`design/flow/design.v`:
```
`timescale 1ns / 1ps
module adder_1bit(a, b, ci, s, co);
	input wire a,b,ci;
	output wire s,co;
	and (c1,a,b), (c2,b,ci), (c3,a,ci);
	xor (s1,a,b), (s,s1,ci);
	or (co,c1,c2,c3);
endmodule
`timescale 1ns / 1ps
module adder_32bits(A, B, Ctr, S, Co,Cy);
	parameter size=32;
   input [size:1] A;
   input [size:1] B;
   input Ctr;
   output [size:1] S;
   output Co;
	output Cy;
	wire[size-1:1]  Ctemp;
	wire[size:1]    Bo;
	assign Bo={32{Ctr}}^B;
adder_1bit 	A1(.a(A[1]),.b(Bo[1]),.ci(Ctr),.s(S[1]),.co(Ctemp[1])),
		A2(A[2],Bo[2],Ctemp[1],S[2],Ctemp[2]),
		A3(A[3],Bo[3],Ctemp[2],S[3],Ctemp[3]),
		A4(A[4],Bo[4],Ctemp[3],S[4],Ctemp[4]),
		A5(A[5],Bo[5],Ctemp[4],S[5],Ctemp[5]),
		A6(A[6],Bo[6],Ctemp[5],S[6],Ctemp[6]),
		A7(A[7],Bo[7],Ctemp[6],S[7],Ctemp[7]),
		A8(A[8],Bo[8],Ctemp[7],S[8],Ctemp[8]),
		A9(A[9],Bo[9],Ctemp[8],S[9],Ctemp[9]),
		A10(A[10],Bo[10],Ctemp[9],S[10],Ctemp[10]),
		A11(A[11],Bo[11],Ctemp[10],S[11],Ctemp[11]),
		A12(A[12],Bo[12],Ctemp[11],S[12],Ctemp[12]),
		A13(A[13],Bo[13],Ctemp[12],S[13],Ctemp[13]),
		A14(A[14],Bo[14],Ctemp[13],S[14],Ctemp[14]),
		A15(A[15],Bo[15],Ctemp[14],S[15],Ctemp[15]),
		A16(A[16],Bo[16],Ctemp[15],S[16],Ctemp[16]),
		A17(A[17],Bo[17],Ctemp[16],S[17],Ctemp[17]),
		A18(A[18],Bo[18],Ctemp[17],S[18],Ctemp[18]),
		A19(A[19],Bo[19],Ctemp[18],S[19],Ctemp[19]),
		A20(A[20],Bo[20],Ctemp[19],S[20],Ctemp[20]),
		A21(A[21],Bo[21],Ctemp[20],S[21],Ctemp[21]),
		A22(A[22],Bo[22],Ctemp[21],S[22],Ctemp[22]),
		A23(A[23],Bo[23],Ctemp[22],S[23],Ctemp[23]),
		A24(A[24],Bo[24],Ctemp[23],S[24],Ctemp[24]),
		A25(A[25],Bo[25],Ctemp[24],S[25],Ctemp[25]),
		A26(A[26],Bo[26],Ctemp[25],S[26],Ctemp[26]),
		A27(A[27],Bo[27],Ctemp[26],S[27],Ctemp[27]),
		A28(A[28],Bo[28],Ctemp[27],S[28],Ctemp[28]),
		A29(A[29],Bo[29],Ctemp[28],S[29],Ctemp[29]),
		A30(A[30],Bo[30],Ctemp[29],S[30],Ctemp[30]),
		A31(A[31],Bo[31],Ctemp[30],S[31],Ctemp[31]),
		A32(A[32],Bo[32],Ctemp[31],S[32],Co);
		assign Cy=(!(A[32]^Bo[32]))*(A[32]^S[32]);
endmodule
module mul_32_32_64(clk, rst, start, a, b, out, idle);
   input clk;
   input rst;
   input start;
   input [31:0] a, b;
   output reg [63:0] out;
   output idle;
   reg [63:0]        out_r;
   parameter START = 1'b0, CALC = 1'b1;
   reg [4:0]         count;
   reg               state;
   reg               last;
   wire [33:0]       tmp_sum;
   wire [33:0]       a_ext;
   wire [33:0]       addend;
   wire [2:0]        booth;
   assign idle = (state == START);
   assign a_ext = {{2{a[31]}}, a};
   assign booth = {out_r[1:0], last};
   assign addend = (booth[1] ^ booth[0]) ? a_ext : {a_ext[32:0], 1'b0} & {34{booth[2] ^ booth[0]}};
   assign tmp_sum = {{2{out_r[63]}}, out_r[63:32]} + (addend ^ {34{booth[2]}}) + {33'b0, booth[2]};
   always @(posedge clk) begin
      if (rst) begin
         state <= START;
         count <= 5'b00000;
      end else begin
      case (state)
        START: begin
           if (start) begin
              out_r <= {32'b0, b};
              last <= 1'b0;
              count <= 5'b00000;
              state <= CALC;
           end
        end
        CALC: begin
           if (~count[4]) begin
              count <= count + 1;
              out_r[63:30] <= tmp_sum[33:0];
              out_r[29:0] <= out_r[31:2];
              last <= out_r[1];
           end  
           else begin
              out <= out_r;
              state <= START;
              count <= 5'b00000;
           end
        end  
        default:;
      endcase  
      end
   end  
endmodule  
module div_64_32_32(clk, rst, start, a, b, quo, mod, idle);
   input clk;
   input rst;
   input start;
   input [63:0] a;
   input [31:0] b;
   output reg [31:0] quo, mod;
   output idle;
   reg [31:0]        quo_r;
   reg [33:0]        mod_r;
   parameter START = 2'b00, CALC = 2'b01, FIN = 2'b11;
   reg [1:0]         state;
   reg [4:0]         count;
   wire [33:0]       b_ext;
   wire [33:0]       tmp_sum;
   reg               op;
   assign idle = (state == START);
   assign b_ext = {2'b00, b};
   assign tmp_sum = mod_r + (b_ext ^ {34{op}}) + {33'b0, op};
   always @(posedge clk) begin
      if (rst) begin
         state <= START;
         count <= 5'b00000;
      end else begin
      case (state)
        START: begin
           if (start) begin
              mod_r <= {1'b0, a[63:31]};
              quo_r <= {a[30:0], 1'b0};
              op <= 1;     
              count <= 5'b00000;
              state <= CALC;
           end
        end
        CALC: begin
           if (count != 5'b11111) begin
              mod_r <= {tmp_sum[32:0], quo_r[31]};
              quo_r <= {quo_r[30:0], ~tmp_sum[33]};
              op <= ~tmp_sum[33];
              count <= count + 1;
           end
           else begin
              quo_r <= {quo_r[30:0], ~tmp_sum[33]};
              mod_r <= tmp_sum[33] ? tmp_sum + b_ext : tmp_sum;
              state <= FIN;
              count <= 5'b00000;
           end
        end
        FIN: begin
           quo <= quo_r;
           mod <= mod_r[31:0];
           state <= START;
           count <= 5'b00000;
        end
        default: state <= START;
      endcase  
      end
   end  
endmodule  
module int_calc(clk, rst, start, A, B, done, int_add, int_sub, int_mul, int_div, int_mod, addCo, addCy, subCo, subCy);
   input clk;
   input rst;
   input start;
   input [63:0] A;
   input [31:0] B;
   output done;
   output [31:0] int_add;
   output [31:0] int_sub;
   output [63:0] int_mul;
   output [31:0] int_div;
   output [31:0] int_mod;
	output addCo;
	output addCy;
	output subCo;
	output subCy;
   reg [31:0] a_r;
   reg [31:0] b_r;
   reg        busy;
   wire       mul_idle;
   wire       div_idle;
   assign done = busy & mul_idle & div_idle;
   always @(posedge clk) begin
      if (start) begin
         a_r <= A[31:0];
         b_r <= B;
      end
      if (rst) busy <= 1'b0;
      else if (start) busy <= 1'b1;
      else if (done) busy <= 1'b0;
   end
   adder_32bits adder(.A(a_r),
                      .B(b_r),
                      .Ctr(1'b0),
                      .S(int_add),
                      .Co(addCo),
                      .Cy(addCy));
   adder_32bits suber(.A(a_r),
                      .B(b_r),
                      .Ctr(1'b1),
                      .S(int_sub),
                      .Co(subCo),
                      .Cy(subCy));
   mul_32_32_64 muler(.clk(clk),
                      .rst(rst),
                      .start(start),
                      .a(a_r),
                      .b(B),
                      .out(int_mul),
                      .idle(mul_idle));
   div_64_32_32 diver(.clk(clk),
                      .rst(rst),
                      .start(start),
                      .a(A),
                      .b(b_r),
                      .quo(int_div),
                      .mod(int_mod),
                      .idle(div_idle));
endmodule  
```
`design/flow/run.sh`:
```
#!/bin/bash
# the make line also repeats each setting of config.mk as NAME=value (left out here)
make -C /OpenROAD-flow-scripts/flow DESIGN_CONFIG=/design/flow/config.mk WORK_HOME=/design/flow/orfs CLKGATE_MAP_FILE= finish
```
`design/flow/config.mk`:
```
export PLATFORM = sky130hd
export DESIGN_NAME = int_calc
export DESIGN_NICKNAME = int_calc
export VERILOG_FILES = /design/flow/design.v
export SDC_FILE = /design/flow/constraint.sdc
export NUM_CORES = 4
export LEC_CHECK = 0
export CAP_MARGIN = 20
export CORE_MARGIN = 2
export CORE_UTILIZATION = 68
export CTS_CLUSTER_DIAMETER = 42
export CTS_CLUSTER_SIZE = 90
export SETUP_SLACK_MARGIN = 1.84
export SLEW_MARGIN = 20
```
`design/flow/constraint.sdc`:
```
create_clock -name core_clock -period 11.9 [get_ports {clk}]
set_input_delay 2.3800 -clock core_clock [delete_from_list [all_inputs] [get_ports {clk}]]
set_output_delay 2.3800 -clock core_clock [all_outputs]
set_load 0.01 [all_outputs]
```
==> impl_metrics.tcl, run 1 <==
# place-and-route summary
set metrics [dict create \
    clockBufferDepth 3 \
    vias_per_cell 6.75 \
    grt-ovfl-total 0 \
    r2r_start "diver.op$_SDFFCE_PN1P_" \
    io_buffers 295 \
    p_comb_frac 0.358 \
    fin_util 0.852 \
    min_to "diver.quo[27]$_DFFE_PP_" \
    drv_cap 0 \
    critPathLaunchType "flop" \
    holdCritPathClass "flop to flop" \
    firstDrtPassIters 6 \
    ios 296 \
    syn_area_per_cell_um2 11.3 \
    ys_sh_mux 0.0435 \
    hold_depth 0 \
    ys_sh_adder 0.124 \
    chip_area_um2 31900 \
    maxPowerGroup "combinational logic" \
    pre_cts_slack_ns -3.81 \
    flop_cell "edfxtp_1" \
    netlist.area_leader.share 0.470 \
    min_period_ns 16.00 \
    slew_viol_final 0 \
    startpoint "b_r[0]$_DFFE_PP_" \
    end_kind "output pin" \
    clockRootBuffer "clkbuf_16" \
    setup_tns_ns -50.46 \
    setup_viol 24 \
    vias 16904 \
    yosysTopAreaCell "edfxtp_1" \
    crit_top_cell "fa_2" \
    place_hpwl_um 44600 \
    final-hold-violation-count 0 \
    p_clk_mw 1.34 \
    drtIter0Drc 2357 \
    crit_end "subCy" \
    holdWs_ns 0.449 \
    ys_area_um2 20700 \
    ff2ff_setup_slack_ns 5.72 \
    status "complete, but fails checks" \
    postSynthCellCount 1827 \
    path_class "flop to output pin" \
    r2r_cells 22 \
    leakage_nw 9.65 \
    cpPeakStageDelay_ns 0.46 \
    ys_async_sr_fraction 0 \
    ys_top_cells_by_count "edfxtp_1, nor2_1, a21oi_1" \
    pg_seq_mw 1.45 \
    crit_cells 36 \
    max_clock_freq_ghz 0.0625 \
    path_max_fanout 2 \
    antenna_found_initial 1 \
    numSynthFlops 339 \
    relSlewSlack 0.272 \
    post-route-drc-count 0 \
    aoi_share 0.152 \
    clock_latency_ns 0.54 \
    clk_pin_slew_ns 0.07 \
    final_antenna_net_count 0 \
    yosys_warnings 7 \
    power_frac_seq 0.333 \
    initial_utilization 0.695 \
    cts-htree-levels 2 \
    crit_buf_inv 2 \
    area_growth_pct 22.6 \
    die_w_um 179 \
    fin_crit_sh 1.34 \
    ys_cells 1827 \
    grt_use_total 0.410 \
    grt_first_pass_wirelength_um 98000 \
    wirelength_um 65400 \
    fp-row-count 63 \
    coreArea_um2 29800 \
    rsz0062_at_grt "yes" \
    setup_ws_ns -4.10 \
    peakVddDrop_v 0.000140 \
    skew_ns 0.0202 \
    yosysMostFrequentCell "edfxtp_1" \
    place.gp.congestion 0.961 \
    cts_inserted_buffers 41 \
    slowest_stage "fa_2" \
    synth_area_um2 20700 \
    p_int_mw 2.81 \
    p_sw_frac 0.352 \
    powerDensity_nw_per_um2 171 \
    grt_pass1_vias 16586 \
    crit_required_ns 9.52 \
    synthTopCellsByArea "edfxtp_1, fa_1, ha_1" \
    simple_gate_area_frac 0.0928 \
    xor_share 0.0452 \
    floorplan.nets 2093 \
    logic_family "AND-OR/OR-AND gates" \
    ys_types 88 \
    switchingPower_mw 1.52 \
    cp.arrival_ns 13.62 \
    wire_per_inst_um 26.1 \
    final_cell_count_no_fill 2505 \
    nets 2346 \
    dp.cells 2423 \
    worstMarginPinSlew_ns 1.09 \
    grt_max_degree 67 \
    edf_count 324 \
    warnings 33 \
    min_from "diver.quo_r[27]$_DFFE_PP_" \
    critPathTopFamily "adder cells" \
    so.violations "setup timing" \
    die_h_um 179 \
    cts_tree "done" \
    synth_seq_share 0.484 \
    rr_endpoint "diver.mod_r[31]$_DFFE_PP_" \
    comb-power_mw 1.55 \
    clkPwrFrac 0.308 \
    clock_sinks 339 \
]
-- cell type report --
cell class,count,area [um^2]
diodes,2,5.00
clock buffers,44,1090
clock inverters,32,362
fillers,1436,4400
inverters,117,442
multi-input cells,1240,9690
flip-flops and latches,339,10000
well taps,390,488
repair buffers,341,3290
-- stage by stage --
step / area [um^2] / total power, mW
floorplan: 21000 / 2.54
global placement: 23900 / 2.86
detailed placement: 23900 / 2.92
CTS: 25300 / 4.27
global route: 25400 / 4.48
finish: 25400 / 4.34
-- routing by layer --
layer	vias to the layer above	wire length, um	global-route usage
met1	8042	23700	0.538
met4	0	3260	0.170
met3	287	7510	0.0780
li1	7213	-	-
met5	-	0	0
met2	1362	31000	0.674
-- repair_timing --
item	CTS	global route
pin swaps	6	7
gates resized	157	12
setup endpoints to repair	36	36
hold endpoints to repair	0	0
setup buffers	1	2
hold buffers	0	0
==> run 2, diff against run 1 <==
- ABC_AREA: not set -> 1
- CORE_UTILIZATION: 68 -> 72
- CTS_CLUSTER_DIAMETER: 42 -> 241
- CTS_CLUSTER_SIZE: 90 -> not set
- HOLD_SLACK_MARGIN: not set -> -0.08
- PLACE_DENSITY: not set -> 0.67
- SETUP_SLACK_MARGIN: 1.84 -> 1.09
- clock period: 11.9 -> 10.1 ns (I/O delays scaled with it)
==> run 2 against run 1 <==
The layout still fails its checks (setup timing). Global-route usage rose by 6.3 points. Sequential share of layout area fell by 1.7 points. Worst hold slack got worse by 0.0012 ns. Utilization rose by 3.6 points. Total power rose by 25%. Synthesized area rose by 6.1%. First-iteration DRC count rose by 49%. Critical path type unchanged. Largest power group unchanged.
==> impl_metrics.tcl, run 2 <==
# place-and-route summary
set metrics [dict create \
    die_w_um 179 \
    grt-ovfl-total 0 \
    grt_pass1_vias 20095 \
    wirelength_um 75500 \
    comb-power_mw 2.27 \
    switchingPower_mw 2.14 \
    worstMarginPinSlew_ns 1.01 \
    cts_inserted_buffers 36 \
    p_clk_mw 1.43 \
    holdWs_ns 0.447 \
    edf_count 324 \
    r2r_cells 24 \
    chip_area_um2 31900 \
    yosys_warnings 7 \
    status "complete, but fails checks" \
    crit_cells 38 \
    p_sw_frac 0.396 \
    grt_use_total 0.473 \
    clockRootBuffer "clkbuf_16" \
    yosysTopAreaCell "edfxtp_1" \
    simple_gate_area_frac 0.214 \
    pg_seq_mw 1.71 \
    drv_cap 0 \
    slew_viol_final 0 \
    r2r_start "diver.op$_SDFFCE_PN1P_" \
    relSlewSlack 0.326 \
    clkPwrFrac 0.264 \
    powerDensity_nw_per_um2 204 \
    peakVddDrop_v 0.000192 \
    startpoint "b_r[0]$_DFFE_PP_" \
    ys_types 50 \
    max_clock_freq_ghz 0.0625 \
    ys_top_cells_by_count "nand2_1, inv_1, edfxtp_1" \
    coreArea_um2 29900 \
    aoi_share 0.0801 \
    cts_tree "done" \
    crit_end "subCy" \
    die_h_um 179 \
    postSynthCellCount 2524 \
    power_frac_seq 0.316 \
    grt_max_degree 66 \
    syn_area_per_cell_um2 8.71 \
    p_total_mw 5.41 \
    skew_ns 0.0187 \
    cts-htree-levels 2 \
    clk_pin_slew_ns 0.07 \
    antenna_found_initial 6 \
    drtIter0Drc 3509 \
    critPathLaunchType "flop" \
    ys_area_um2 22000 \
    final_antenna_net_count 0 \
    ff2ff_setup_slack_ns 4.30 \
    xor_share 0.0411 \
    path_class "flop to output pin" \
    rr_endpoint "diver.mod_r[25]$_DFFE_PP_" \
    clockBufferDepth 3 \
    synth_area_um2 22000 \
    fp-row-count 63 \
    nets 3063 \
    ys_cells 2524 \
    final-hold-violation-count 0 \
    holdCritPathClass "flop to flop" \
    p_comb_frac 0.419 \
    path_max_fanout 2 \
    rsz0062_at_grt "yes" \
    min_from "diver.quo_r[19]$_DFFE_PP_" \
    ios 296 \
    warnings 33 \
    initial_utilization 0.736 \
    cp.arrival_ns 13.97 \
    p_int_mw 3.27 \
    critPathTopFamily "adder cells" \
    synth_seq_share 0.456 \
    vias_per_cell 6.43 \
    floorplan.nets 2790 \
    maxPowerGroup "combinational logic" \
    grt_first_pass_wirelength_um 112000 \
    hold_buffers 0 \
    hold_depth 0 \
    ys_sh_adder 0.117 \
    crit_top_cell "fa_2" \
    io_buffers 295 \
    slowest_stage "fa_2" \
    clock_sinks 339 \
    netlist.area_leader.share 0.443 \
    setup_ws_ns -5.89 \
    synthTopCellsByArea "edfxtp_1, nand2_1, fa_1" \
    ys_sh_mux 0 \
    ys_async_sr_fraction 0 \
    cpPeakStageDelay_ns 0.47 \
    flop_cell "edfxtp_1" \
    so.violations "setup timing" \
    crit_buf_inv 4 \
    area_growth_pct 20.8 \
    min_period_ns 15.99 \
    crit_required_ns 8.08 \
    yosysMostFrequentCell "nand2_1" \
    leakage_nw 11.7 \
    firstDrtPassIters 12 \
    min_to "diver.quo[19]$_DFFE_PP_" \
    clock_latency_ns 0.55 \
    end_kind "output pin" \
    post-route-drc-count 0 \
    numSynthFlops 339 \
    logic_family "simple AND/OR/NAND/NOR gates" \
    fin_crit_sh 1.58 \
    wire_per_inst_um 23.5 \
    place.gp.congestion 1.10 \
    vias 20712 \
    setup_viol 34 \
    place_hpwl_um 52700 \
]
run 2: per-layer routing:
layer,GRT usage,routed length (um)
met4,0.295,6200
met5,0,27
met1,0.557,24000
met3,0.123,10100
met2,0.777,35200
run 2: cell type report:
cell class | count | area, um^2
clock inverter | 20 | 279
clock buffer | 46 | 960
fill | 1416 | 3320
timing repair buffer | 347 | 3320
sequential | 339 | 10000
tap | 390 | 488
antenna | 4 | 10.0
inverter | 348 | 1310
multi-input combinational | 1725 | 10200
run 2: repair_timing:
action	in CTS	in global routing
buffers inserted	2	2
setup endpoints to repair	40	42
resized	122	65
pin swaps	2	4
run 2: per-stage QoR:
step	cell area [um^2]	TNS [ns]	std cells	util	setup WS, ns
after floorplan	22200	-71.70	2524	-	-4.46
after global placement	25300	-88.20	3145	0.846	-5.12
after detailed placement	25300	-97.63	3145	0.846	-5.53
after CTS	26500	-111.01	3213	0.888	-6.04
after global routing	26500	-117.35	3217	0.889	-6.17
final	26600	-110.19	3219	0.889	-5.89
==> run 3, diff against run 2 <==
- ABC_AREA: 1 -> not set
- CORE_UTILIZATION: 72 -> 68
- CTS_CLUSTER_DIAMETER: 241 -> not set
- HOLD_SLACK_MARGIN: -0.08 -> not set
- PLACE_DENSITY: 0.67 -> not set
- SETUP_SLACK_MARGIN: 1.09 -> 1.84
- clock period: 10.1 -> 12.3 ns (I/O delays scaled with it)
==> run 3 against run 2 <==
Still fails the layout checks on setup timing. Clock-buffer cell count stayed put. Total power down 25%. Clock skew fell by 0.00064 ns. Cell count fell by 23%. Wire length decreased by 9.7%. Combinational power shrank 32%. Critical path type unchanged. Critical endpoint unchanged. Largest cell class is now flip-flops and latches. Largest power group unchanged. Highest routed layer is now met4.
==> impl_metrics.tcl, run 3 <==
# place-and-route summary
set metrics [dict create \
    relSlewSlack 0.257 \
    io_buffers 295 \
    die_w_um 179 \
    grt-ovfl-total 0 \
    final-hold-violation-count 0 \
    end_kind "output pin" \
    vias 17521 \
    p_comb_frac 0.379 \
    xor_share 0.0452 \
    status "complete, but fails checks" \
    skew_ns 0.0181 \
    critPathTopFamily "adder cells" \
    ys_area_um2 20700 \
    cts_tree "done" \
    p_int_mw 2.63 \
    coreArea_um2 29800 \
    crit_cells 36 \
    switchingPower_mw 1.43 \
    nets 2341 \
    cts_inserted_buffers 37 \
    maxPowerGroup "combinational logic" \
    rsz0062_at_grt "yes" \
    fin_crit_sh 1.29 \
    setup_ws_ns -3.62 \
    crit_top_cell "fa_2" \
    clock_latency_ns 0.53 \
    slew_viol_final 0 \
    postSynthCellCount 1827 \
    ios 296 \
    final_design_area_no_fill_um2 25200 \
    hold_depth 0 \
    cp.arrival_ns 13.46 \
    cpPeakStageDelay_ns 0.44 \
    holdCritPathClass "flop to flop" \
    min_from "muler.out_r[30]$_DFFE_PP_" \
    r2r_start "diver.op$_SDFFCE_PN1P_" \
    warnings 34 \
    ys_sh_mux 0.0435 \
    peakVddDrop_v 0.000138 \
    cts-htree-levels 2 \
    min_period_ns 15.92 \
    place.gp.congestion 1.00 \
    clock_sinks 339 \
    clockBufferDepth 3 \
    wire_per_inst_um 27.3 \
    final_antenna_net_count 0 \
    crit_required_ns 9.84 \
    yosys_warnings 7 \
    path_class "flop to output pin" \
    power_frac_seq 0.345 \
    rr_endpoint "diver.mod_r[31]$_DFFE_PP_" \
    clk_pin_slew_ns 0.06 \
    ys_cells 1827 \
    startpoint "b_r[0]$_DFFE_PP_" \
    drtIter0Drc 2924 \
    synth_area_um2 20700 \
    numSynthFlops 339 \
    area_growth_pct 21.8 \
    grt_pass1_vias 16949 \
    post-route-drc-count 0 \
    netlist.area_leader.share 0.470 \
    ys_sh_adder 0.124 \
    simple_gate_area_frac 0.0928 \
    yosysTopAreaCell "edfxtp_1" \
    logic_family "AND-OR/OR-AND gates" \
    floorplan.nets 2093 \
    firstDrtPassIters 7 \
    ys_top_cells_by_count "edfxtp_1, nor2_1, a21oi_1" \
    initial_utilization 0.695 \
    max_clock_freq_ghz 0.0628 \
    worstMarginPinSlew_ns 1.11 \
    so.violations "setup timing" \
    wirelength_um 68200 \
    clockRootBuffer "clkbuf_16" \
    grt_max_degree 71 \
    ff2ff_setup_slack_ns 5.70 \
    aoi_share 0.152 \
    drv_cap 0 \
    crit_buf_inv 2 \
    fp-row-count 63 \
    chip_area_um2 31900 \
    slowest_stage "fa_2" \
    vias_per_cell 7.03 \
    setup_viol 22 \
    setup_tns_ns -42.42 \
    critPathLaunchType "flop" \
    final_cell_count_no_fill 2493 \
    synth_seq_share 0.484 \
    place_hpwl_um 46100 \
    pre_cts_slack_ns -3.50 \
    antenna_found_initial 4 \
    r2r_cells 21 \
    comb-power_mw 1.54 \
    edf_count 324 \
    path_max_fanout 2 \
    grt_use_total 0.422 \
    pg_seq_mw 1.40 \
    ys_async_sr_fraction 0 \
    flop_cell "edfxtp_1" \
    min_to "muler.out[30]$_DFFE_PP_" \
    ys_types 88 \
    hold_buffers 0 \
    synthTopCellsByArea "edfxtp_1, fa_1, ha_1" \
    grt_first_pass_wirelength_um 101000 \
    leakage_nw 9.57 \
    syn_area_per_cell_um2 11.3 \
    p_sw_frac 0.352 \
    clkPwrFrac 0.277 \
    dp.cells 2420 \
    powerDensity_nw_per_um2 161 \
    yosysMostFrequentCell "edfxtp_1" \
    crit_end "subCy" \
    placed_area_um2 23900 \
    die_h_um 179 \
    p_clk_mw 1.12 \
]
[run 3: what timing repair did]
item,in CTS,in global routing
pin swaps,0,2
buffers inserted,2,1
setup endpoints to repair,34,36
resized,165,19
[run 3: per-stage QoR]
| stage | util | hold slack, ns | total power, mW |
|---|---|---|---|
| floorplan | - | 0.420 | 2.45 |
| global placement | 0.801 | 0.422 | 2.77 |
| detailed placement | 0.801 | 0.431 | 2.84 |
| CTS | 0.842 | 0.444 | 3.98 |
| global route | 0.847 | 0.455 | 4.20 |
| finish | 0.847 | 0.448 | 4.06 |
[run 3: area by class of cell]
cell class	count	area, um^2
Sequential cell	339	10000
Multi-Input combinational cell	1240	9690
Fill cell	1430	4570
Timing Repair Buffer	340	3360
Clock buffer	46	1040
Tap cell	390	488
Inverter	117	439
Clock inverter	17	156
Antenna cell	4	10.0
[run 3: metal layers]
metal	GRT usage	up-vias	share of wire
met4	0.207	0	0.065
li1	-	7194	-
met2	0.674	1661	0.46
met1	0.554	8283	0.35
met5	0	-	0
met3	0.0855	383	0.13
==> run 4, diff against run 3 <==
- CAP_MARGIN: 20 -> 30
- CELL_PAD_IN_SITES_DETAIL_PLACEMENT: not set -> 0
- CORE_ASPECT_RATIO: not set -> 0.75
- CORE_UTILIZATION: 68 -> 19
- CTS_CLUSTER_SIZE: not set -> 31
- GPL_ROUTABILITY_DRIVEN: not set -> 0
- MAX_ROUTING_LAYER: not set -> met4
- PLACE_DENSITY_LB_ADDON: not set -> 0.08
- SETUP_SLACK_MARGIN: 1.84 -> 5.0
- clock period: 12.3 -> 29.9 ns (I/O delays scaled with it)
==> run 4 against run 3 <==
The run now finishes clean. Largest cell class unchanged. Cell count increased by 41%. Largest power group unchanged. Synthesized area unchanged. Sequential share of layout area decreased by 1.6 points.
==> impl_metrics.tcl, run 4 <==
# place-and-route summary
set metrics [dict create \
    status "no timing/DRC/antenna violations" \
    grt_first_pass_wirelength_um 111000 \
    clk_pin_slew_ns 0.06 \
    fin_crit_sh 0.759 \
    crit_cells 36 \
    leakage_nw 9.48 \
    vias_per_cell 4.30 \
    yosysMostFrequentCell "edfxtp_1" \
    ys_area_um2 20700 \
    path_class "flop to output pin" \
    cts.repair.resized 0 \
    cts_tree "done" \
    final-hold-violation-count 0 \
    ff2ff_setup_slack_ns 23.53 \
    nets 2327 \
    post-route-drc-count 0 \
    antenna_found_initial 3 \
    rsz0062_at_grt "no" \
    relSlewSlack 0.378 \
    xor_share 0.0452 \
    pre_cts_slack_ns 7.63 \
    floorplan.nets 2093 \
    min_period_ns 22.70 \
    powerDensity_nw_per_um2 64.1 \
    comb-power_mw 0.602 \
    p_comb_frac 0.358 \
    placed_area_um2 24900 \
    clockRootBuffer "clkbuf_16" \
    maxPowerGroup "combinational logic" \
    firstDrtPassIters 5 \
    ys_sh_adder 0.124 \
    peakVddDrop_v 0.0000294 \
    critPathLaunchType "flop" \
    initial_utilization 0.192 \
    hold_depth 0 \
    slowest_stage "clkdlybuf4s50_1" \
    p_sw_frac 0.354 \
    simple_gate_area_frac 0.0928 \
    rr_endpoint "diver.mod_r[31]$_DFFE_PP_" \
    end_kind "output pin" \
    postSynthCellCount 1827 \
    setup_viol 0 \
    yosys_warnings 7 \
    ys_sh_mux 0.0435 \
    final_antenna_net_count 0 \
    warnings 28 \
    grt_pass1_vias 15103 \
    holdCritPathClass "flop to flop" \
    critPathTopFamily "adder cells" \
    worstMarginPinSlew_ns 0.933 \
    cp.arrival_ns 16.72 \
    ys_cells 1827 \
    grt_use_total 0.141 \
    grt_max_degree 67 \
    drtIter0Drc 1035 \
    dp.cells 3445 \
    edf_count 324 \
    clock_latency_ns 0.59 \
    clkPwrFrac 0.297 \
    skew_ns 0.0161 \
    synthTopCellsByArea "edfxtp_1, fa_1, ha_1" \
    vias 15151 \
    flop_cell "edfxtp_1" \
    switchingPower_mw 0.595 \
    post-cts-setup-buffers 0 \
    ios 296 \
    crit_required_ns 23.92 \
    wirelength_um 78500 \
    die_h_um 290 \
    die_w_um 385 \
    setup_ws_ns 7.20 \
    final_cell_count_no_fill 3525 \
    cpPeakStageDelay_ns 0.54 \
    syn_area_per_cell_um2 11.3 \
    cts_inserted_buffers 43 \
    numSynthFlops 339 \
    grt-ovfl-total 0 \
    netlist.area_leader.share 0.470 \
    clockBufferDepth 3 \
    setup_tns_ns 0 \
    final_design_area_no_fill_um2 26300 \
    r2r_start "diver.op$_SDFFCE_PN1P_" \
    min_to "diver.quo[10]$_DFFE_PP_" \
    yosysTopAreaCell "edfxtp_1" \
    cts-htree-levels 2 \
    ys_async_sr_fraction 0 \
    p_clk_mw 0.500 \
    wire_per_inst_um 22.3 \
    logic_family "AND-OR/OR-AND gates" \
    pg_seq_mw 0.581 \
    io_buffers 295 \
    place_hpwl_um 60000 \
    r2r_cells 22 \
    chip_area_um2 112000 \
    crit_buf_inv 2 \
    ys_top_cells_by_count "edfxtp_1, nor2_1, a21oi_1" \
    min_from "diver.quo_r[10]$_DFFE_PP_" \
    power_frac_seq 0.345 \
    startpoint "a_r[0]$_DFFE_PP_" \
    path_max_fanout 7 \
    hold_buffers 0 \
    drv_cap 0 \
    crit_end "addCy" \
    area_growth_pct 26.8 \
    crit_top_cell "fa_1" \
    ys_types 88 \
    aoi_share 0.152 \
    slew_viol_final 0 \
    synth_area_um2 20700 \
    coreArea_um2 108000 \
    fp-row-count 104 \
    clock_sinks 339 \
    synth_seq_share 0.484 \
    max_clock_freq_ghz 0.0441 \
    p_int_mw 1.09 \
]
[run 4: metal layers]
metal | up-vias | GRT usage | part of all wire
li1 | 7158 | - | -
met5 | - | - | 0
met1 | 7531 | 0.211 | 0.52
met2 | 383 | 0.197 | 0.42
met3 | 79 | 0.0217 | 0.040
met4 | 0 | 0.0300 | 0.018
[run 4: stage by stage]
step	hold slack [ns]	utilization	total power, mW
global placement	0.432	0.231	1.20
floorplan	0.420	-	0.999
global route	0.453	0.244	1.79
detailed placement	0.429	0.231	1.19
finish	0.445	0.244	1.68
CTS	0.442	0.243	1.72
[run 4: cell type report]
class,count,area [um^2]
diodes,3,7.51
clock buffers,50,1100
clock inverters,25,189
fillers,11412,81500
inverters,117,439
multi-input cells,1240,9520
flip-flops and latches,339,10000
well taps,1431,1790
repair buffers,320,3170
==> run 5, diff against run 4 <==
- CAP_MARGIN: 30 -> 20
- CELL_PAD_IN_SITES_DETAIL_PLACEMENT: 0 -> not set
- CORE_ASPECT_RATIO: 0.75 -> not set
- CTS_CLUSTER_SIZE: 31 -> not set
- GPL_ROUTABILITY_DRIVEN: 0 -> not set
- MAX_ROUTING_LAYER: met4 -> not set
- SETUP_SLACK_MARGIN: 5.0 -> not set
- clock period: 29.9 -> 21.0 ns (I/O delays scaled with it)
==> run 5 against run 4 <==
Setup slack got worse by 6.6 ns. Register-to-register slack got worse by 8.8 ns. Sequential share of layout area fell by 0.22 points. Total power rose by 47%. Die area barely moved. Global-route usage fell by 0.34 points. Wire length fell by 0.84%. Clock power rose by 61%. Flip-flop count did not move. Worst hold slack got worse by 0.0048 ns. Design area rose by 0.59%. Largest power group unchanged. Highest routed layer is now met5.
==> impl_metrics.tcl, run 5 <==
# place-and-route summary
set metrics [dict create \
    p_comb_frac 0.341 \
    maxPowerGroup "combinational logic" \
    ys_cells 1827 \
    synthTopCellsByArea "edfxtp_1, fa_1, ha_1" \
    pg_seq_mw 0.828 \
    grt-ovfl-total 0 \
    max_clock_freq_ghz 0.0491 \
    warnings 28 \
    ios 296 \
    ys_types 88 \
    die_w_um 334 \
    ys_sh_mux 0.0435 \
    wirelength_um 77900 \
    coreArea_um2 109000 \
    status "no timing/DRC/antenna violations" \
    xor_share 0.0452 \
    worstMarginPinSlew_ns 0.975 \
    placed_area_um2 24900 \
    combGateArea_um2 9560 \
    final_design_area_no_fill_um2 26400 \
    r2r_start "diver.op$_SDFFCE_PN1P_" \
    yosys_warnings 7 \
    min_to "muler.out[9]$_DFFE_PP_" \
    yosysTopAreaCell "edfxtp_1" \
    path_max_fanout 3 \
    p_clk_mw 0.807 \
    peakVddDrop_v 0.0000428 \
    io_buffers 295 \
    clockBufferDepth 3 \
    leakage_nw 9.54 \
    slew_viol_final 0 \
    r2r_cells 21 \
    min_period_ns 20.39 \
    flop_cell "edfxtp_1" \
    crit_top_cell "fa_1" \
    fp-row-count 121 \
    ff2ff_setup_slack_ns 14.77 \
    rr_endpoint "diver.mod_r[31]$_DFFE_PP_" \
    fillers 11411 \
    p_sw_frac 0.340 \
    postSynthCellCount 1827 \
    nets 2327 \
    area.sequential_um2 10000 \
    ys_area_um2 20700 \
    synth_area_um2 20700 \
    clockRootBuffer "clkbuf_16" \
    clock_latency_ns 0.61 \
    end_kind "output pin" \
    grt_first_pass_wirelength_um 112000 \
    slowest_stage "clkdlybuf4s50_1" \
    powerDensity_nw_per_um2 94.0 \
    fin_util 0.243 \
    critPathLaunchType "flop" \
    floorplan.nets 2093 \
    place.gp.congestion 0.794 \
    drtIter0Drc 854 \
    clock_sinks 339 \
    hold_buffers 0 \
    syn_area_per_cell_um2 11.3 \
    grt_max_degree 54 \
    wire_per_inst_um 22.2 \
    ys_sh_adder 0.124 \
    vias_per_cell 4.29 \
    grt_pass1_vias 15736 \
    critPathTopFamily "adder cells" \
    post-route-drc-count 0 \
    crit_required_ns 16.80 \
    final-hold-violation-count 0 \
    rsz0062_at_grt "no" \
    path_class "flop to output pin" \
    antenna_found_initial 9 \
    ys_async_sr_fraction 0 \
    hold_depth 0 \
    synth_seq_share 0.484 \
    edf_count 324 \
    logic_family "AND-OR/OR-AND gates" \
    skew_ns 0.0189 \
    cpPeakStageDelay_ns 0.54 \
    grt_use_total 0.138 \
    clk_pin_slew_ns 0.06 \
    startpoint "b_r[0]$_DFFE_PP_" \
    power_frac_seq 0.334 \
    yosysMostFrequentCell "edfxtp_1" \
    setup_viol 0 \
    holdCritPathClass "flop to flop" \
    aoi_share 0.152 \
    relSlewSlack 0.348 \
    min_from "muler.out_r[9]$_DFFE_PP_" \
    switchingPower_mw 0.843 \
    vias 15061 \
    crit_buf_inv 2 \
    simple_gate_area_frac 0.0928 \
    die_h_um 334 \
    numSynthFlops 339 \
    cts_inserted_buffers 45 \
    final_antenna_net_count 0 \
    crit_cells 36 \
    p_int_mw 1.64 \
    clkPwrFrac 0.325 \
    drv_cap 0 \
    comb-power_mw 0.846 \
    crit_end "subCy" \
    ys_top_cells_by_count "edfxtp_1, nor2_1, a21oi_1" \
    area_growth_pct 27.5 \
    cts_tree "done" \
    cts-htree-levels 2 \
    netlist.area_leader.share 0.470 \
    cp.arrival_ns 16.19 \
    place_hpwl_um 59400 \
    initial_utilization 0.191 \
    firstDrtPassIters 5 \
    fin_crit_sh 0.971 \
    setup_tns_ns 0 \
    chip_area_um2 112000 \
]
## run 5: repair_timing
action                     4_1_cts  5_1_grt
pin swaps                        2        2
gates resized                    4       13
buffers inserted                 2        0
setup endpoints to repair        3        4
gates cloned                     0        0
## run 5: per-layer routing
| metal | vias up | global-route usage | routed length (um) |
|---|---|---|---|
| met4 | 4 | 0.0331 | 1610 |
| met1 | 7439 | 0.190 | 37200 |
| li1 | 7161 | - | - |
| met5 | - | 0 | 26 |
| met3 | 75 | 0.0321 | 4300 |
| met2 | 382 | 0.216 | 34700 |
## run 5: cell type report
class	count	area share
inverters	117	0.0166
diodes	5	0.000474
flip-flops and latches	339	0.380
well taps	1414	0.0670
clock buffers	55	0.0441
clock inverters	22	0.0116
repair buffers	318	0.118
multi-input cells	1240	0.362
## run 5: metrics by stage
stage	instances	setup WS [ns]	hold WS, ns	total power [mW]
2_1_floorplan	1827	1.76	0.420	1.42
3_3_place_gp	3426	0.465	0.427	1.70
3_5_place_dp	3426	0.375	0.429	1.69
4_1_cts	3505	0.0373	0.445	2.53
5_1_grt	3505	0.00162	0.449	2.64
6_report	3510	0.615	0.440	2.48
==> run 6, diff against run 5 <==
- ABC_AREA: not set -> 1
- CAP_MARGIN: 20 -> 0
- CORE_ASPECT_RATIO: not set -> 0.7
- CORE_UTILIZATION: 19 -> 72
- CTS_CLUSTER_DIAMETER: not set -> 387
- CTS_CLUSTER_SIZE: not set -> 12
- HOLD_SLACK_MARGIN: not set -> 0.3
- MAX_ROUTING_LAYER: not set -> met4
- PLACE_DENSITY: not set -> 0.42
- PLACE_DENSITY_LB_ADDON: 0.08 -> not set
- SETUP_SLACK_MARGIN: not set -> 2.57
- TNS_END_PERCENT: not set -> 10
- clock period: 21.0 -> 10.6 ns (I/O delays scaled with it)
==> run 6 against run 5 <==
Critical endpoint is now addCy. Now fails the layout checks on setup timing. Largest power group unchanged. Design area is 0.70% lower. Non-clock buffer count is 22 higher. Critical path depth is 1 higher. Total power is 100% higher. Largest cell class is now multi-input combinational cells. Combinational power went up to 2.6 times the previous value. Clock skew is 0.026 ns higher. Die area is 71% lower. Wire length is 3.9% lower.
==> impl_metrics.tcl, run 6 <==
# place-and-route summary
set metrics [dict create \
    status "complete, but fails checks" \
    so.violations "setup timing" \
    numSynthFlops 339 \
    place.gp.congestion 1.17 \
    ys_cells 2524 \
    comb-power_mw 2.18 \
    syn_area_per_cell_um2 8.71 \
    flop_cell "edfxtp_1" \
    ff2ff_setup_slack_ns 4.81 \
    coreArea_um2 30000 \
    p_sw_frac 0.411 \
    chip_area_um2 32000 \
    clockRootBuffer "clkbuf_16" \
    critPathTopFamily "adder cells" \
    netlist.area_leader.share 0.443 \
    final_design_area_no_fill_um2 26200 \
    clock_latency_ns 0.57 \
    skew_ns 0.0446 \
    crit_buf_inv 4 \
    firstDrtPassIters 13 \
    grt-ovfl-total 0 \
    yosys_warnings 7 \
    placed_area_um2 25300 \
    post-route-drc-count 0 \
    p_clk_mw 1.14 \
    setup_viol 32 \
    path_class "flop to output pin" \
    cp.arrival_ns 14.10 \
    hold_buffers 0 \
    fin_crit_sh 1.53 \
    grt_first_pass_wirelength_um 111000 \
    crit_required_ns 8.48 \
    ys_types 50 \
    synthTopCellsByArea "edfxtp_1, nand2_1, fa_1" \
    rsz0062_at_grt "yes" \
    yosysTopAreaCell "edfxtp_1" \
    wirelength_um 74900 \
    path_max_fanout 2 \
    slowest_stage "fa_2" \
    crit_top_cell "fa_2" \
    max_clock_freq_ghz 0.0616 \
    final-hold-violation-count 0 \
    grt_use_total 0.483 \
    logic_family "simple AND/OR/NAND/NOR gates" \
    ys_sh_mux 0 \
    clock_sinks 339 \
    grt_pass1_vias 19277 \
    warnings 34 \
    drv_cap 0 \
    antenna_found_initial 3 \
    min_to "diver.mod[18]$_DFFE_PP_" \
    nets 3054 \
    dp.cells 3162 \
    ios 296 \
    leakage_nw 11.5 \
    drtIter0Drc 3423 \
    clockBufferDepth 3 \
    crit_end "addCy" \
    cpPeakStageDelay_ns 0.53 \
    aoi_share 0.0801 \
    final_antenna_net_count 0 \
    critPathLaunchType "flop" \
    die_w_um 213 \
    maxPowerGroup "combinational logic" \
    initial_utilization 0.731 \
    yosysMostFrequentCell "nand2_1" \
    crit_cells 37 \
    io_buffers 295 \
    clk_pin_slew_ns 0.08 \
    p_int_mw 2.92 \
    worstMarginPinSlew_ns 1.21 \
    wire_per_inst_um 23.2 \
    pg_seq_mw 1.63 \
    p_comb_frac 0.440 \
    ys_area_um2 22000 \
    xor_share 0.0411 \
    ys_top_cells_by_count "nand2_1, inv_1, edfxtp_1" \
    power_frac_seq 0.329 \
    vias 20345 \
    holdCritPathClass "flop to flop" \
    floorplan.nets 2790 \
    hold_depth 0 \
    switchingPower_mw 2.04 \
    postSynthCellCount 2524 \
    area_growth_pct 19.3 \
    r2r_start "diver.op$_SDFFCE_PN1P_" \
    place_hpwl_um 54200 \
    relSlewSlack 0.189 \
    die_h_um 150 \
    cts-htree-levels 2 \
    peakVddDrop_v 0.000148 \
    synth_seq_share 0.456 \
    synth_area_um2 22000 \
    setup_ws_ns -5.62 \
    clkPwrFrac 0.231 \
    min_period_ns 16.22 \
    final_cell_count_no_fill 3223 \
    cts_tree "done" \
    ys_sh_adder 0.117 \
    end_kind "output pin" \
    grt_max_degree 69 \
    rr_endpoint "diver.mod_r[25]$_DFFE_PP_" \
    edf_count 324 \
    startpoint "a_r[0]$_DFFE_PP_" \
    vias_per_cell 6.31 \
    powerDensity_nw_per_um2 189 \
    min_from "diver.mod_r[18]$_DFFE_PP_" \
    cts_inserted_buffers 34 \
    r2r_cells 28 \
    slew_viol_final 0 \
    ys_async_sr_fraction 0 \
    simple_gate_area_frac 0.214 \
    fp-row-count 53 \
]
run 6: area by class of cell:
cell class,instances,area [um^2]
fill,1560,3810
clock inverter,4,45.0
tap,412,515
clock buffer,52,918
sequential,339,10000
timing repair buffer,340,3260
antenna,3,7.51
inverter,348,1310
multi-input combinational,1725,10100
run 6: layer usage:
| layer | global-route usage | up-vias | wire, um |
|---|---|---|---|
| met4 | 0.256 | 0 | 5270 |
| met3 | 0.174 | 452 | 13000 |
| met2 | 0.682 | 2015 | 30700 |
| li1 | - | 8713 | - |
| met5 | - | - | 0 |
| met1 | 0.613 | 9165 | 25900 |
run 6: metrics by stage:
stage	util	setup slack (ns)	total power [mW]	setup TNS, ns	hold WS (ns)
after floorplan	-	-4.06	3.06	-60.88	0.421
after global placement	0.841	-4.77	3.58	-76.17	0.432
after detailed placement	0.841	-5.12	3.67	-83.17	0.432
after CTS	0.873	-5.35	4.81	-93.90	0.449
after global routing	0.873	-6.02	5.13	-107.71	0.460
final	0.873	-5.62	4.96	-98.43	0.449
run 6: repair_timing:
action	4_1_cts	5_1_grt
gates resized	179	11
endpoints found under the hold margin	0	0
pin swaps	2	1
buffers inserted	1	1
setup endpoints to repair	46	47
==> run 7, diff against run 6 <==
- ABC_AREA: 1 -> not set
- CAP_MARGIN: 0 -> 30
- CORE_ASPECT_RATIO: 0.7 -> 0.68
- CORE_MARGIN: 2 -> 6
- CORE_UTILIZATION: 72 -> 66
- CTS_CLUSTER_DIAMETER: 387 -> 68
- CTS_CLUSTER_SIZE: 12 -> not set
- GPL_ROUTABILITY_DRIVEN: not set -> 0
- GPL_TIMING_DRIVEN: not set -> 0
- HOLD_SLACK_MARGIN: 0.3 -> not set
- MAX_ROUTING_LAYER: met4 -> met5
- PLACE_DENSITY: 0.42 -> 0.9
- SETUP_SLACK_MARGIN: 2.57 -> 5.0
- TNS_END_PERCENT: 10 -> not set
- clock period: 10.6 -> 21.9 ns (I/O delays scaled with it)
==> run 7 against run 6 <==
Now clean on timing, DRC and antenna. First-iteration DRC count fell by 20%. Cell count fell by 19%. Worst hold slack got worse by 0.0037 ns. Critical endpoint unchanged. Flip-flop count did not move. Sequential power fell by 51%. Non-clock buffer count rose by 108. Clock skew fell by 0.027 ns. Largest power group unchanged.
==> impl_metrics.tcl, run 7 <==
# place-and-route summary
set metrics [dict create \
    cts_tree "done" \
    vias_per_cell 6.74 \
    die_w_um 227 \
    fp-row-count 52 \
    simple_gate_area_frac 0.0928 \
    antenna_found_initial 4 \
    post-route-drc-count 0 \
    critPathTopFamily "adder cells" \
    power_frac_seq 0.342 \
    cts-htree-levels 2 \
    drtIter0Drc 2737 \
    yosys_warnings 7 \
    coreArea_um2 30300 \
    clock_sinks 339 \
    r2r_start "diver.op$_SDFFCE_PN1P_" \
    grt_use_total 0.377 \
    grt_first_pass_wirelength_um 103000 \
    cpPeakStageDelay_ns 0.46 \
    yosysTopAreaCell "edfxtp_1" \
    p_clk_mw 0.609 \
    synth_seq_share 0.484 \
    setup_tns_ns 0 \
    end_kind "output pin" \
    wire_per_inst_um 26.5 \
    clockBufferDepth 3 \
    chip_area_um2 35900 \
    critPathLaunchType "flop" \
    logic_family "AND-OR/OR-AND gates" \
    ys_cells 1827 \
    ys_sh_mux 0.0435 \
    crit_required_ns 17.52 \
    setup_ws_ns 3.82 \
    yosysMostFrequentCell "edfxtp_1" \
    status "no timing/DRC/antenna violations" \
    grt-ovfl-total 0 \
    p_comb_frac 0.395 \
    maxPowerGroup "combinational logic" \
    xor_share 0.0452 \
    nets 2446 \
    warnings 31 \
    slowest_stage "fa_2" \
    final_antenna_net_count 0 \
    startpoint "b_r[0]$_DFFE_PP_" \
    clkPwrFrac 0.263 \
    fillers 1517 \
    ys_async_sr_fraction 0 \
    clk_pin_slew_ns 0.06 \
    clock_latency_ns 0.54 \
    combGateArea_um2 9700 \
    postSynthCellCount 1827 \
    r2r_cells 21 \
    die_h_um 158 \
    slew_viol_final 0 \
    min_from "diver.quo_r[21]$_DFFE_PP_" \
    holdWs_ns 0.446 \
    ff2ff_setup_slack_ns 14.84 \
    peakVddDrop_v 0.0000644 \
    path_max_fanout 2 \
    syn_area_per_cell_um2 11.3 \
    drv_cap 0 \
    edf_count 324 \
    num_antenna_cells 0 \
    ys_top_cells_by_count "edfxtp_1, nor2_1, a21oi_1" \
    synthTopCellsByArea "edfxtp_1, fa_1, ha_1" \
    switchingPower_mw 0.808 \
    p_sw_frac 0.349 \
    hold_buffers 0 \
    rsz0062_at_grt "yes" \
    ys_area_um2 20700 \
    firstDrtPassIters 11 \
    io_buffers 294 \
    p_total_mw 2.31 \
    max_clock_freq_ghz 0.0553 \
    powerDensity_nw_per_um2 89.0 \
    area_growth_pct 25.5 \
    flop_cell "edfxtp_1" \
    place_hpwl_um 50500 \
    cp.arrival_ns 13.70 \
    floorplan.nets 2093 \
    vias 17579 \
    setup_viol 0 \
    p_int_mw 1.50 \
    min_period_ns 18.08 \
    netlist.area_leader.share 0.470 \
    skew_ns 0.0178 \
    comb-power_mw 0.913 \
    aoi_share 0.152 \
    clockRootBuffer "clkbuf_16" \
    synth_area_um2 20700 \
    leakage_nw 9.88 \
    ys_sh_adder 0.124 \
    worstMarginPinSlew_ns 1.12 \
    numSynthFlops 339 \
    final-hold-violation-count 0 \
    path_class "flop to output pin" \
    grt_pass1_vias 17298 \
    cts_inserted_buffers 34 \
    crit_cells 37 \
    holdCritPathClass "flop to flop" \
    ios 296 \
    area.sequential_um2 10000 \
    min_to "diver.quo[21]$_DFFE_PP_" \
    crit_top_cell "fa_2" \
    rr_endpoint "diver.mod_r[31]$_DFFE_PP_" \
    ys_types 88 \
    fin_crit_sh 0.826 \
    crit_buf_inv 3 \
    crit_end "addCy" \
    hold_depth 0 \
    initial_utilization 0.683 \
    pg_seq_mw 0.791 \
    pre_cts_slack_ns 3.89 \
    grt_max_degree 47 \
    relSlewSlack 0.250 \
    wirelength_um 69100 \
]
[run 7: layout make-up]
type,instances,area share
multi-input cells,1240,0.373
clock inverters,17,0.00717
plain buffers,131,0.0302
repair buffers,317,0.131
clock buffers,44,0.0366
flip-flops and latches,339,0.386
inverters,117,0.0169
well taps,405,0.0195
[run 7: layer usage]
metal	global-route usage	wire length, um
met1	0.489	24000
met2	0.600	31200
met3	0.101	9900
met4	0.166	3950
met5	0	55
[run 7: stage by stage]
step                      cells  cell area (um^2)  utilization
final                      2610             26000        0.857
after CTS                  2609             26000        0.856
after global placement     2526             24300        0.802
after detailed placement   2541             24700        0.815
after global routing       2610             26000        0.857
after floorplan            1827             20900            -
[run 7: repair_timing]
action                                  in CTS  in global routing
pin swaps                                   34                 12
endpoints found under the hold margin        0                  0
buffers inserted                             7                  1
endpoints found under the setup margin      13                 14
gates resized                               66                 14
gates cloned                                 0                  0
==> run 8, diff against run 7 <==
- CELL_PAD_IN_SITES_DETAIL_PLACEMENT: not set -> 2
- CORE_ASPECT_RATIO: 0.68 -> not set
- CORE_MARGIN: 6 -> 3
- CORE_UTILIZATION: 66 -> 54
- CTS_CLUSTER_DIAMETER: 68 -> 257
- CTS_CLUSTER_SIZE: not set -> 47
- HOLD_SLACK_MARGIN: not set -> 0.03
- MAX_ROUTING_LAYER: met5 -> met4
- MIN_ROUTING_LAYER: not set -> met1
- PLACE_DENSITY: 0.9 -> not set
- PLACE_DENSITY_LB_ADDON: not set -> 0.11
- SETUP_SLACK_MARGIN: 5.0 -> 1.5
- TNS_END_PERCENT: not set -> 20
- clock period: 21.9 -> 18.8 ns (I/O delays scaled with it)
==> run 8 against run 7 <==
The run now fails in 3_5_place_dp. Synthesized area is the same. Synthesized cell count is the same. Die area rose by 14%.
==> impl_metrics.tcl, run 8 <==
# yosys + openroad results
set metrics [dict create \
    status "stopped before the end" \
    stop_stage "3_5_place_dp" \
    error "[ERROR DPL-0033] detailed placement checks failed during check placement." \
    yosys_warnings 7 \
    initial_utilization 0.549 \
    ys_sh_mux 0.0435 \
    chip_area_um2 40700 \
    syn_area_per_cell_um2 11.3 \
    yosysMostFrequentCell "edfxtp_1" \
    logic_family "AND-OR/OR-AND gates" \
    die_h_um 202 \
    die_w_um 202 \
    coreArea_um2 37800 \
    synthTopCellsByArea "edfxtp_1, fa_1, ha_1" \
    ys_top_cells_by_count "edfxtp_1, nor2_1, a21oi_1" \
    synth_area_um2 20700 \
    simple_gate_area_frac 0.0928 \
    edf_count 324 \
    fp-row-count 71 \
    ys_sh_adder 0.124 \
    postSynthCellCount 1827 \
    floorplan.nets 2093 \
    aoi_share 0.152 \
    ios 296 \
    ys_area_um2 20700 \
    ys_cells 1827 \
    ys_async_sr_fraction 0 \
    yosysTopAreaCell "edfxtp_1" \
    xor_share 0.0452 \
    netlist.area_leader.share 0.470 \
    io_buffers 294 \
    numSynthFlops 339 \
    ys_types 88 \
    synth_seq_share 0.484 \
    flop_cell "edfxtp_1" \
]
[run 8: stage by stage]
| stage | std cells | total power, mW | setup WS [ns] | cell area, um^2 | hold WS (ns) |
|---|---|---|---|---|---|
| 2_1_floorplan | 1827 | 1.60 | 1.50 | 20900 | 0.420 |
| 3_3_place_gp | 2632 | 1.88 | 0.656 | 24400 | 0.424 |
==> run 9, diff against run 8 <==
- ABC_AREA: not set -> 0
- CAP_MARGIN: 30 -> 20
- CELL_PAD_IN_SITES_DETAIL_PLACEMENT: 2 -> not set
- CELL_PAD_IN_SITES_GLOBAL_PLACEMENT: not set -> 0
- CORE_MARGIN: 3 -> 2
- CORE_UTILIZATION: 54 -> 15
- CTS_CLUSTER_DIAMETER: 257 -> not set
- CTS_CLUSTER_SIZE: 47 -> not set
- GPL_ROUTABILITY_DRIVEN: 0 -> not set
- GPL_TIMING_DRIVEN: 0 -> not set
- HOLD_SLACK_MARGIN: 0.03 -> not set
- MAX_ROUTING_LAYER: met4 -> met5
- MIN_ROUTING_LAYER: met1 -> not set
- PLACE_DENSITY: not set -> 0.53
- PLACE_DENSITY_LB_ADDON: 0.11 -> not set
- SETUP_SLACK_MARGIN: 1.5 -> 1.28
- TNS_END_PERCENT: 20 -> 45
- clock period: 18.8 -> 10.6 ns (I/O delays scaled with it)
==> run 9 against run 8 <==
Synthesized area did not move. The layout now fails its checks (setup timing). Die area rose to 3.5 times the previous value. Synthesized cell count did not move.
==> impl_metrics.tcl, run 9 <==
# place-and-route summary
set metrics [dict create \
    pre_cts_slack_ns -4.88 \
    grt_use_total 0.115 \
    max_clock_freq_ghz 0.0629 \
    place.gp.congestion 0.885 \
    status "complete, but fails checks" \
    grt_max_degree 64 \
    initial_utilization 0.151 \
    r2r_cells 21 \
    path_max_fanout 2 \
    setup_viol 30 \
    clockBufferDepth 3 \
    maxPowerGroup "combinational logic" \
    wl_met2_um 35600 \
    crit_end "subCy" \
    firstDrtPassIters 6 \
    die_w_um 376 \
    grt-ovfl-total 0 \
    flop_cell "edfxtp_1" \
    wl_met1_um 39000 \
    hold_buffers 0 \
    synth_area_um2 20700 \
    final-hold-violation-count 0 \
    wirelength_um 83400 \
    edf_count 324 \
    clock_sinks 339 \
    ys_sh_mux 0.0435 \
    ys_area_um2 20700 \
    yosys_warnings 7 \
    setup_ws_ns -5.30 \
    ys_async_sr_fraction 0 \
    drtIter0Drc 1097 \
    comb-power_mw 1.77 \
    worstMarginPinSlew_ns 1.02 \
    postSynthCellCount 1827 \
    floorplan.nets 2093 \
    xor_share 0.0452 \
    vias 15646 \
    ys_types 88 \
    ys_cells 1827 \
    yosysMostFrequentCell "edfxtp_1" \
    ff2ff_setup_slack_ns 4.26 \
    p_clk_mw 1.66 \
    clk_pin_slew_ns 0.06 \
    holdCritPathClass "flop to flop" \
    min_to "muler.out[19]$_DFFE_PP_" \
    final_antenna_net_count 0 \
    powerDensity_nw_per_um2 184 \
    p_comb_frac 0.350 \
    cts_inserted_buffers 47 \
    clock_latency_ns 0.62 \
    antenna_found_initial 18 \
    crit_cells 37 \
    rsz0062_at_grt "yes" \
    fin_crit_sh 1.50 \
    critPathTopFamily "adder cells" \
    numSynthFlops 339 \
    min_from "muler.out_r[19]$_DFFE_PP_" \
    slowest_stage "fa_2" \
    netlist.area_leader.share 0.470 \
    r2r_start "diver.op$_SDFFCE_PN1P_" \
    post-route-drc-count 0 \
    end_kind "output pin" \
    top_layer "met5" \
    crit_top_cell "fa_2" \
    path_class "flop to output pin" \
    final_cell_count_no_fill 3938 \
    fp-row-count 136 \
    drv_cap 0 \
    cp.arrival_ns 13.78 \
    warnings 31 \
    grt_first_pass_wirelength_um 116000 \
    leakage_nw 9.83 \
    hold_depth 0 \
    crit_required_ns 8.48 \
    ios 296 \
    place_hpwl_um 65200 \
    relSlewSlack 0.319 \
    vias_per_cell 3.97 \
    critPathLaunchType "flop" \
    synth_seq_share 0.484 \
    skew_ns 0.0200 \
    startpoint "b_r[0]$_DFFE_PP_" \
    clkPwrFrac 0.329 \
    p_sw_frac 0.351 \
    logic_family "AND-OR/OR-AND gates" \
    wire_per_inst_um 21.2 \
    cts_tree "done" \
    peakVddDrop_v 0.000112 \
    cts-htree-levels 2 \
    clockRootBuffer "clkbuf_16" \
    p_int_mw 3.28 \
    min_period_ns 15.90 \
    yosysTopAreaCell "edfxtp_1" \
    switchingPower_mw 1.77 \
    rr_endpoint "diver.mod_r[31]$_DFFE_PP_" \
    nets 2368 \
    cpPeakStageDelay_ns 0.48 \
    so.violations "setup timing" \
    wl_met3_um 7360 \
    syn_area_per_cell_um2 11.3 \
    power_frac_seq 0.321 \
    pg_seq_mw 1.62 \
    crit_buf_inv 3 \
    die_h_um 376 \
    ys_sh_adder 0.124 \
    ys_top_cells_by_count "edfxtp_1, nor2_1, a21oi_1" \
    simple_gate_area_frac 0.0928 \
    coreArea_um2 137000 \
    fillers 14839 \
    chip_area_um2 141000 \
    aoi_share 0.152 \
    io_buffers 295 \
    area_growth_pct 32.7 \
    dp.cells 3841 \
    grt_pass1_vias 15461 \
    slew_viol_final 0 \
    synthTopCellsByArea "edfxtp_1, fa_1, ha_1" \
]
==> run 9: what timing repair did <==
action,4_1_cts,5_1_grt
setup buffers,1,5
endpoints found under the setup margin,40,40
pin swaps,0,20
resized,159,68
gates cloned,0,0
==> run 9: per-layer routing <==
layer	track usage	up-vias
met1	0.161	7728
li1	-	7263
met3	0.0388	90
met4	0.0258	16
met2	0.171	549
met5	0	-
==> run 9: final cells by class <==
| type | count | area, um^2 | share of cell area |
|---|---|---|---|
| Antenna cell | 4 | 10.0 | 0.000364 |
| Clock buffer | 50 | 1190 | 0.0432 |
| Clock inverter | 37 | 394 | 0.0143 |
| Inverter | 117 | 439 | 0.0160 |
| Multi-Input combinational cell | 1240 | 9710 | 0.353 |
| Sequential cell | 339 | 10000 | 0.365 |
| Tap cell | 1794 | 2240 | 0.0817 |
| Timing Repair Buffer | 357 | 3460 | 0.126 |
==> run 9: through the flow <==
| step | utilization | setup TNS (ns) | power [mW] | hold WS, ns | cell area, um^2 |
|---|---|---|---|---|---|
| after floorplan | - | -51.12 | 2.84 | 0.420 | 20900 |
| after global placement | 0.188 | -71.69 | 3.37 | 0.427 | 25800 |
| after detailed placement | 0.188 | -73.48 | 3.38 | 0.431 | 25800 |
| after CTS | 0.199 | -84.02 | 5.09 | 0.427 | 27300 |
| after global routing | 0.200 | -98.16 | 5.36 | 0.453 | 27500 |
| final | 0.200 | -86.17 | 5.06 | 0.436 | 27500 |
==> run 10, diff against run 9 <==
- ABC_AREA: 0 -> not set
- CAP_MARGIN: 20 -> 30
- CELL_PAD_IN_SITES_GLOBAL_PLACEMENT: 0 -> not set
- CORE_ASPECT_RATIO: not set -> 0.68
- CORE_MARGIN: 2 -> 6
- CORE_UTILIZATION: 15 -> 66
- CTS_CLUSTER_DIAMETER: not set -> 68
- GPL_ROUTABILITY_DRIVEN: not set -> 0
- GPL_TIMING_DRIVEN: not set -> 0
- HOLD_SLACK_MARGIN: not set -> -0.05
- MAX_ROUTING_LAYER: met5 -> met4
- PLACE_DENSITY: 0.53 -> 0.9
- SETUP_SLACK_MARGIN: 1.28 -> not set
- TNS_END_PERCENT: 45 -> not set
- clock period: 10.6 -> 21.9 ns (I/O delays scaled with it)
==> run 10 against run 9 <==
Now clean on timing, DRC and antenna. Wire length down 19%. Worst hold slack better by 0.012 ns. Via count up 12%. First-iteration DRC count rose to 2.6 times the previous value. Synthesized cell count unchanged. Synthesized area unchanged. Critical path depth down 1. Design area down 7.3%. Clock power down 69%. Register-to-register slack better by 10 ns. Global-route usage up 26 points. Largest cell class unchanged.
==> impl_metrics.tcl, run 10 <==
# place-and-route summary
set metrics [dict create \
    status "no timing/DRC/antenna violations" \
    combGateArea_um2 9520 \
    cp.arrival_ns 17.11 \
    crit_required_ns 17.52 \
    firstDrtPassIters 9 \
    grt-ovfl-total 0 \
    wirelength_um 67300 \
    leakage_nw 9.73 \
    pg_seq_mw 0.790 \
    setup_viol 0 \
    postSynthCellCount 1827 \
    wire_per_inst_um 25.9 \
    p_int_mw 1.42 \
    synth_seq_share 0.484 \
    fillers 1597 \
    io_buffers 294 \
    die_h_um 158 \
    r2r_cells 20 \
    p_clk_mw 0.515 \
    p_comb_frac 0.405 \
    vias 17551 \
    nets 2435 \
    initial_utilization 0.683 \
    coreArea_um2 30300 \
    netlist.area_leader.share 0.470 \
    ys_sh_adder 0.124 \
    clockRootBuffer "clkbuf_16" \
    grt_max_degree 49 \
    drv_cap 0 \
    peakVddDrop_v 0.0000700 \
    worstMarginPinSlew_ns 1.08 \
    ys_top_cells_by_count "edfxtp_1, nor2_1, a21oi_1" \
    die_w_um 227 \
    ff2ff_setup_slack_ns 14.68 \
    maxPowerGroup "combinational logic" \
    ys_async_sr_fraction 0 \
    edf_count 324 \
    post-route-drc-count 0 \
    grt_use_total 0.377 \
    min_from "diver.quo_r[21]$_DFFE_PP_" \
    cts_tree "done" \
    ys_types 88 \
    p_sw_frac 0.353 \
    critPathTopFamily "adder cells" \
    hold_depth 0 \
    power_frac_seq 0.360 \
    comb-power_mw 0.889 \
    final-hold-violation-count 0 \
    antenna_found_initial 5 \
    placed_area_um2 24500 \
    syn_area_per_cell_um2 11.3 \
    r2r_start "diver.op$_SDFFCE_PN1P_" \
    numSynthFlops 339 \
    end_kind "output pin" \
    xor_share 0.0452 \
    fin_util 0.840 \
    area_growth_pct 23.0 \
    clock_latency_ns 0.59 \
    ys_sh_mux 0.0435 \
    crit_cells 36 \
    switchingPower_mw 0.776 \
    fin_crit_sh 0.981 \
    cpPeakStageDelay_ns 0.57 \
    floorplan.nets 2093 \
    powerDensity_nw_per_um2 86.2 \
    relSlewSlack 0.280 \
    slew_viol_final 0 \
    synthTopCellsByArea "edfxtp_1, fa_1, ha_1" \
    place_hpwl_um 51100 \
    final_design_area_no_fill_um2 25500 \
    holdWs_ns 0.447 \
    slowest_stage "fa_1" \
    max_clock_freq_ghz 0.0465 \
    flop_cell "edfxtp_1" \
    grt_first_pass_wirelength_um 101000 \
    aoi_share 0.152 \
    startpoint "b_r[0]$_DFFE_PP_" \
    min_to "diver.quo[21]$_DFFE_PP_" \
    synth_area_um2 20700 \
    crit_end "subCy" \
    yosys_warnings 7 \
    clockBufferDepth 3 \
    clock_sinks 339 \
    clkPwrFrac 0.235 \
    rr_endpoint "diver.mod_r[32]$_DFFE_PP_" \
    final_antenna_net_count 0 \
    yosysMostFrequentCell "edfxtp_1" \
    ios 296 \
    cts-htree-levels 1 \
    ys_cells 1827 \
    vias_per_cell 6.75 \
    path_max_fanout 3 \
    logic_family "AND-OR/OR-AND gates" \
    critPathLaunchType "flop" \
    area.sequential_um2 10000 \
    warnings 28 \
    grt_pass1_vias 17124 \
    ys_area_um2 20700 \
    simple_gate_area_frac 0.0928 \
    crit_top_cell "fa_1" \
    crit_buf_inv 2 \
    fp-row-count 52 \
    min_period_ns 21.49 \
    holdCritPathClass "flop to flop" \
    yosysTopAreaCell "edfxtp_1" \
    skew_ns 0.0196 \
    path_class "flop to output pin" \
    drtIter0Drc 2856 \
    cts_inserted_buffers 31 \
    chip_area_um2 35900 \
    clk_pin_slew_ns 0.06 \
]
==> run 10: per-stage QoR <==
step | cells | setup WS, ns | total power [mW] | setup TNS (ns)
after floorplan | 1827 | 2.48 | 1.36 | 0
after global placement | 2526 | 1.17 | 1.60 | 0
after detailed placement | 2538 | 0.907 | 1.65 | 0
after CTS | 2594 | 0.238 | 2.16 | 0
after global routing | 2602 | -0.00982 | 2.28 | -0.00982
final | 2602 | 0.413 | 2.19 | 0
==> run 10: cell type report <==
class,instances,share of cell area
Timing Repair Buffer,309,0.128
Clock buffer,38,0.0315
Multi-Input combinational cell,1240,0.374
Buffer,131,0.0299
Antenna cell,5,0.000491
Clock inverter,18,0.00501
Tap cell,405,0.0199
Inverter,117,0.0172
Sequential cell,339,0.394
==> run 10: what timing repair did <==
action / 4_1_cts / 5_1_grt
hold endpoints to repair: 0 / 0
hold buffers: 0 / 0
setup endpoints to repair: 0 / 3
resized: 0 / 1
buffers inserted: 0 / 2
==> run 10: layer usage <==
| layer | up-vias | routed length (um) | GRT usage |
|---|---|---|---|
| met4 | 0 | 4000 | 0.167 |
| met5 | - | 0 | - |
| met1 | 8229 | 24500 | 0.484 |
| met3 | 359 | 9760 | 0.116 |
| li1 | 7375 | - | - |
| met2 | 1588 | 29000 | 0.556 |
Power figures rest on the tool's default switching activity, not on a simulated workload.
